==> build 19 <==
==> flow/design.v <==
`timescale 1ns / 1ps
module sorting_system(
    input wire clk,              
    input wire rst_n,            
    input wire btn_manual_1,     
    input wire btn_manual_2,     
    input wire sensor_out,
    output wire s0, s1,
    output wire s2, s3,
    output wire led_r, led_g, led_b,
    input wire ir_sensor,        
    output wire servo_pwm_1,     
    output wire servo_pwm_2,     
    output wire led_ir_status    
);
    wire [1:0] detected_color;  
    tcs3200_core_v3 #(
        .SAMPLE_TIME(2500)
    ) color_sensor_inst (
        .clk(clk), .rst_n(rst_n),
        .sensor_out(sensor_out),
        .s0(s0), .s1(s1), .s2(s2), .s3(s3),
        .color_id(detected_color),
        .led_r(led_r), .led_g(led_g), .led_b(led_b)
    );
    reg ir_s1, ir_s2;
    wire ir_edge;
    always @(posedge clk) begin
        if (rst_n) begin
            ir_s1 <= 1'b1;
            ir_s2 <= 1'b1;
        end else begin
            ir_s1 <= ir_sensor;
            ir_s2 <= ir_s1;
        end
    end
    assign ir_edge = (ir_s2 == 1'b1 && ir_s1 == 1'b0);
    assign led_ir_status = ~ir_s2;  
    reg trig_1, trig_2;
    always @(posedge clk) begin
        if (rst_n) begin
            trig_1 <= 0;
            trig_2 <= 0;
        end else begin
            trig_1 <= 0;
            trig_2 <= 0;
            if (ir_edge) begin
                if (detected_color == 2'd1) trig_1 <= 1;
                else if (detected_color == 2'd2) trig_2 <= 1;
            end
        end
    end
    servo_core #(
        .START_DELAY(26250),
        .HOLD_TIME(30000)
    ) servo_1_inst (
        .clk(clk), .rst_n(rst_n),
        .activate(trig_1 | btn_manual_1),
        .pwm_out(servo_pwm_1)
    );
    servo_core #(
        .START_DELAY(50000),
        .HOLD_TIME(30000)
    ) servo_2_inst (
        .clk(clk), .rst_n(rst_n),
        .activate(trig_2 | btn_manual_2),
        .pwm_out(servo_pwm_2)
    );
endmodule
module tcs3200_core_v3(
    input clk, rst_n, sensor_out,
    output wire s0, s1,
    output reg s2, s3,
    output reg [1:0] color_id,
    output reg led_r, led_g, led_b
);
    assign s0 = 1; assign s1 = 1;  
    parameter SAMPLE_TIME = 12500000;  
    localparam RED=0, BLUE=1, GREEN=2;
    reg [1:0] state;
    reg [31:0] timer, counter;
    reg [31:0] r_val, g_val, b_val;
    reg s_in_d, s_in_d2;
    wire s_edge = s_in_d & ~s_in_d2;
    always @(posedge clk) begin
        if (rst_n) begin s_in_d <= 1'b0; s_in_d2 <= 1'b0; end
        else begin s_in_d <= sensor_out; s_in_d2 <= s_in_d; end
    end
    always @(posedge clk) begin
        if (rst_n) begin
            state <= RED; timer <= 0; counter <= 0; s2 <= 0; s3 <= 0;
            r_val <= 0; g_val <= 0; b_val <= 0;
            color_id <= 0; led_r<=0; led_g<=0; led_b<=0;
        end else begin
            if (timer < SAMPLE_TIME) begin
                timer <= timer + 1;
                if (s_edge) counter <= counter + 1;
            end else begin
                timer <= 0; counter <= 0;
                case(state)
                    RED: begin r_val <= counter; state <= BLUE; s2<=0; s3<=1; end
                    BLUE: begin b_val <= counter; state <= GREEN; s2<=1; s3<=1; end
                    GREEN: begin
                        g_val <= counter; state <= RED; s2<=0; s3<=0;
                        if ((r_val + g_val + b_val) > 1000) begin
                            if(r_val > g_val && r_val > b_val) begin
                                color_id <= 1; led_r<=1; led_g<=0; led_b<=0;
                            end else if(g_val > r_val && g_val > b_val) begin
                                color_id <= 2; led_r<=0; led_g<=1; led_b<=0;
                            end else if(b_val > r_val && b_val > g_val) begin
                                color_id <= 3; led_r<=0; led_g<=0; led_b<=1;
                            end
                        end else begin
                             led_r<=0; led_g<=0; led_b<=0;
                        end
                    end
                    default: begin state <= RED; s2<=0; s3<=0; end
                endcase
            end
        end
    end
endmodule
module servo_core #(
    parameter START_DELAY = 0,       
    parameter HOLD_TIME = 125000000  
)(
    input clk, rst_n, activate,
    output reg pwm_out
);
    parameter PWM_TOP = 2500;        
    parameter MIN_PULSE = 62;        
    parameter TARGET_PULSE = 146;    
    parameter STEP = 1;              
    reg [31:0] cnt;
    reg [31:0] duty;
    localparam IDLE=0, WAIT_DELAY=1, MOVE=2, HOLD=3, RETURN=4;
    reg [2:0] state;
    reg [31:0] general_timer;  
    always @(posedge clk) begin
        if (rst_n) begin
            state <= IDLE; duty <= MIN_PULSE; general_timer <= 0;
            cnt <= 0; pwm_out <= 0;
        end else begin
            if (cnt < PWM_TOP) cnt <= cnt + 1; else cnt <= 0;
            pwm_out <= (cnt < duty) ? 1 : 0;
            case(state)
                IDLE: begin
                    duty <= MIN_PULSE;
                    general_timer <= 0;
                    if (activate) begin
                        if (START_DELAY > 0) state <= WAIT_DELAY;
                        else state <= MOVE;
                    end
                end
                WAIT_DELAY: begin
                    if (general_timer < START_DELAY) begin
                        general_timer <= general_timer + 1;
                    end else begin
                        general_timer <= 0;
                        state <= MOVE;
                    end
                end
                MOVE: begin
                    if (duty < TARGET_PULSE) duty <= duty + STEP;
                    else begin
                        duty <= TARGET_PULSE;
                        general_timer <= 0;
                        state <= HOLD;
                    end
                end
                HOLD: begin
                    if (general_timer < HOLD_TIME) general_timer <= general_timer + 1;
                    else state <= RETURN;
                end
                RETURN: begin
                    if (duty > MIN_PULSE) duty <= duty - STEP;
                    else state <= IDLE;
                end
                default: state <= IDLE;
            endcase
        end
    end
endmodule
==> flow/run.sh <==
#!/bin/bash
# the make line also repeats each setting of config.mk as NAME=value (left out here)
make -C /OpenROAD-flow-scripts/flow DESIGN_CONFIG=/design/flow/config.mk WORK_HOME=/design/flow/orfs CLKGATE_MAP_FILE= finish
==> flow/config.mk <==
export PLATFORM = sky130hd
export DESIGN_NAME = sorting_system
export DESIGN_NICKNAME = sorting_system
export VERILOG_FILES = /design/flow/design.v
export SDC_FILE = /design/flow/constraint.sdc
export NUM_CORES = 4
export LEC_CHECK = 0
export ABC_AREA = 0
export CAP_MARGIN = 20
export CORE_ASPECT_RATIO = 0.92
export CORE_MARGIN = 2
export CORE_UTILIZATION = 64
export GPL_TIMING_DRIVEN = 0
export HOLD_SLACK_MARGIN = -0.03
export PLACE_DENSITY_LB_ADDON = 0.3
export SLEW_MARGIN = 20
==> flow/constraint.sdc <==
create_clock -name core_clock -period 3.09 [get_ports {clk}]
set_input_delay 0.6180 -clock core_clock [delete_from_list [all_inputs] [get_ports {clk}]]
set_output_delay 0.6180 -clock core_clock [all_outputs]
set_load 0.01 [all_outputs]
==> inputs of trial 42, as changes to build 19 <==
ABC_AREA = default   (was 0)
CORE_ASPECT_RATIO = default   (was 0.92)
CORE_UTILIZATION = 53   (was 64)
GPL_TIMING_DRIVEN = default   (was 0)
HOLD_SLACK_MARGIN = default   (was -0.03)
PLACE_DENSITY_LB_ADDON = default   (was 0.3)
==> flow/constraint.sdc (replaced) <==
create_clock -name core_clock -period 4.43 [get_ports {clk}]
set_input_delay 0.8860 -clock core_clock [delete_from_list [all_inputs] [get_ports {clk}]]
set_output_delay 0.8860 -clock core_clock [all_outputs]
set_load 0.01 [all_outputs]
==> inputs of build 35, as changes to build 19 <==
ABC_AREA = default   (was 0)
CORE_ASPECT_RATIO = default   (was 0.92)
CORE_UTILIZATION = 65   (was 64)
CTS_CLUSTER_SIZE = 59   (was default)
GPL_TIMING_DRIVEN = default   (was 0)
HOLD_SLACK_MARGIN = default   (was -0.03)
MAX_ROUTING_LAYER = met4   (was default)
PLACE_DENSITY_LB_ADDON = default   (was 0.3)
==> flow/constraint.sdc (replaced) <==
create_clock -name core_clock -period 6.6 [get_ports {clk}]
set_input_delay 1.3200 -clock core_clock [delete_from_list [all_inputs] [get_ports {clk}]]
set_output_delay 1.3200 -clock core_clock [all_outputs]
set_load 0.01 [all_outputs]
==> inputs of build 83, as changes to build 19 <==
ABC_AREA = default   (was 0)
CORE_ASPECT_RATIO = default   (was 0.92)
CORE_UTILIZATION = 40   (was 64)
GPL_TIMING_DRIVEN = default   (was 0)
HOLD_SLACK_MARGIN = default   (was -0.03)
PLACE_DENSITY_LB_ADDON = 0.12   (was 0.3)
TNS_END_PERCENT = 10   (was default)
==> flow/constraint.sdc (replaced) <==
create_clock -name core_clock -period 8.0 [get_ports {clk}]
set_input_delay 1.6000 -clock core_clock [delete_from_list [all_inputs] [get_ports {clk}]]
set_output_delay 1.6000 -clock core_clock [all_outputs]
set_load 0.01 [all_outputs]
==> reports/metrics.csv <==
metric,value,unit
p_int,3260,uW
p_seq_frac,0.462,
gp_congestion,0.883,
switching_power,927,uW
cts_resized,0,
status,"complete, no violations",
clockBufferCount,66,
coreArea,52600,sq um
met3_length,2560,um
instances_no_fill,3335,
post-place-ws,3.55,ns
(the above is from build 83)
==> reports/metrics.csv <==
metric,value,unit
status,finished with violations,
violatedChecks,negative setup slack,
instances_no_fill,3172,
setup_ws,-1.31,ns
met3_length,3850,um
gp_congestion,0.935,
post-place-ws,-1.37,ns
cts_resized,28,
p_seq_frac,0.491,
report.final.setup_viol,5,
(the above is from build 19)
==> reports/metrics.csv <==
metric,value,unit
status,"complete, no violations",
drc_errors,0,
hpwl,36100,um
gp_congestion,0.955,
coreArea,32400,sq um
p_int,3850,uW
place_inst,3005,
hold_depth,2,
switching_power,1090,uW
clockBufferCount,53,
p_seq_frac,0.474,
cts_resized,0,
post-place-ws,2.17,ns
met3_length,2340,um
instances_no_fill,3081,
cpPeakStageDelay,0.60,ns
(the above is from build 35)
==> reports/metrics.csv <==
metric,value,unit
post-place-ws,0.0703,ns
met3_length,2570,um
coreArea,39600,sq um
instances_no_fill,3179,
clockBufferCount,55,
p_int,5830,uW
holdPathEnd,servo_1_inst.general_timer[24],
status,"complete, no violations",
cts_resized,0,
first_pass_iters,9,
(the above is from trial 42)
